Design ted, start of the top module:
module ted
(
	input         clk,				 
	input         reset,
	input  [15:0] addr_in,
	output [15:0] addr_out,
	input   [7:0] data_in,
	output  [7:0] data_out,
	input         rw,
	output        cpuclk,			 
	output  [6:0] color,				 
	output        csync,
	output reg    hsync,
	output reg    vsync,
	output reg    hblank,
	output reg    vblank_out,
	input         wide,
	output        ce_pix,
	output        irq,
	output        ba,
	output reg    cs_io,
	output reg    cs_ram,
	output reg    cs0,
	output reg    cs1,
	output reg    aec,
	output  [4:0] snd,
	output        pal,
	input   [7:0] k,
	input   [1:0] tvmode,
	output        cpuenable			 
);
parameter TIMER1LO=6'h00;
parameter TIMER1HI=6'h01;
parameter TIMER2LO=6'h02;
parameter TIMER2HI=6'h03;
parameter TIMER3LO=6'h04;
parameter TIMER3HI=6'h05;
parameter CONTROL1=6'h06;
parameter CONTROL2=6'h07;
parameter KEYLATCH=6'h08;
parameter IRQ		=6'h09;
parameter IRQEN	=6'h0A;
parameter RASTER	=6'h0B;
parameter CURPOSHI=6'h0C;
parameter CURPOSLO=6'h0D;
parameter CH1FREQLO=6'h0E;
parameter CH2FREQLO=6'h0F;
parameter CH2FREQHI=6'h10;
parameter SOUNDCTRL=6'h11;
parameter BMAPBASE=6'h12;
parameter CHARBASE=6'h13;
parameter VIDEOBASE=6'h14;
parameter BGCOLOR0=6'h15;
parameter BGCOLOR1=6'h16;
parameter BGCOLOR2=6'h17;
parameter BGCOLOR3=6'h18;
parameter EXCOLOR=6'h19;
parameter CHARPOSRELOADHI=6'h1A;
parameter CHARPOSRELOADLO=6'h1B;
parameter VSCANPOSHI=6'h1C;
parameter VSCANPOSLO=6'h1D;
parameter HSCANPOS=6'h1E;
parameter FLASH_VERTSUB=6'h1F;
parameter ROMEN=6'h3E;
parameter RAMEN=6'h3F;
localparam IDLE=3'b000,THALT1=3'b001,THALT2=3'b010,THALT3=3'b011,TDMA=3'b100;
reg [2:0] dma_state,dma_nextstate;			 
reg [15:0] timer1,timer1_reload;													 
reg [15:0] timer2;																			 
reg [15:0] timer3;																			 
reg test,ecm,bmm,den,rsel;										 
reg [2:0] yscroll;																				 
reg bmm_reg,ecm_reg;																	 
reg reverse,stop,mcm,csel;									          
reg [2:0] xscroll;																				 
reg reverse_reg,mcm_reg;																 
reg [7:0] keylatch;																			 
reg Cnt1Irq,Cnt2Irq,Cnt3Irq,RasterIrq;
wire LPIrq=1'b1;				 
reg enCnt1Irq,enCnt2Irq,enCnt3Irq,enRasterIrq;
wire enLPIrq=1'b0; 	 
reg [8:0] RasterCmp;																			 
reg [9:0] CursorPos;																			 
  ...
For scale: ~6,600 cells after synthesis, ~1,200 flip-flops, about 90 I/O pins, roughly 51,000 um^2 of cells after synthesis.
clock: 6.13 ns
lec_check: 0
cap_margin: 20
core_margin: 2
core_utilization: 72
cts_cluster_size: 49
max_routing_layer: met4
place_density_lb_addon: 0.0
setup_slack_margin: 1.74
slew_margin: 20
run.sh (not shown) runs the stock make flow with config.mk's settings and CLKGATE_MAP_FILE=.
Edit:
CTS_CLUSTER_SIZE = default   (was 49)
MAX_ROUTING_LAYER = default   (was met4)
PLACE_DENSITY_LB_ADDON = default   (was 0.0)
SETUP_SLACK_MARGIN = 0.85   (was 1.74)
clock period = 3.39 ns   (was 6.13 ns; I/O delays follow)
The changed run produced a clean layout.
Register-to-register slack got worse by 1.4 ns.
Clock skew came out lower by 0.037 ns.
Cell count climbs by 3.0%.
Power rises by 86%.
Non-clock buffer count came out higher by 218.
Edit:
CORE_UTILIZATION = 40   (was 72)
SETUP_SLACK_MARGIN = -0.32   (was 0.85)
clock period = 5.95 ns   (was 3.39 ns; I/O delays follow)
=> Worst setup slack gains 1.1 ns. Worst hold slack loses 0.065 ns. Utilization decreases by 38 points. Power decreases by about 40%.
Edit:
CORE_UTILIZATION = 72   (was 40)
PLACE_DENSITY_LB_ADDON = 0.0   (was default)
SETUP_SLACK_MARGIN = default   (was -0.32)
clock period = 6.13 ns   (was 5.95 ns; I/O delays follow)
Via count rises by about 5%.
Clock-buffer cell count falls by 31.
Wire length falls by 2.7%.
Core utilization rises by 34 points.
Cell area falls by about 3%.
Synthesized cell count stays the same.
Edit:
CORE_UTILIZATION = 40   (was 72)
PLACE_DENSITY_LB_ADDON = default   (was 0.0)
clock period = 5.95 ns   (was 6.13 ns; I/O delays follow)
Effect:
- The changed run produced a clean layout
- routed wire length rises by 2.8%
- final cell count rises by 10%
- global-route usage falls by 18 points
- worst hold slack loses 0.018 ns
- total power rises by 11%
- non-clock buffer count rises by 12
- sequential share of layout area falls by 1.3 points
- die area rises by 79%
- worst setup slack loses 0.25 ns
Edit:
CORE_UTILIZATION = 59   (was 40)
clock period = 4.54 ns   (was 5.95 ns; I/O delays follow)
=> Via count went up slightly; clock skew increases by 0.011 ns; flip-flop count does not change; non-clock buffer count is higher by 45; sequential share of layout area climbs by 0.63 points; worst setup slack gets worse by 1.0 ns; power came out higher by about a fifth; final area came out lower slightly; global-route usage grows by 8.8 points; clock-buffer cell count is lower by 19.
Power is estimated from default activity; no workload was simulated.
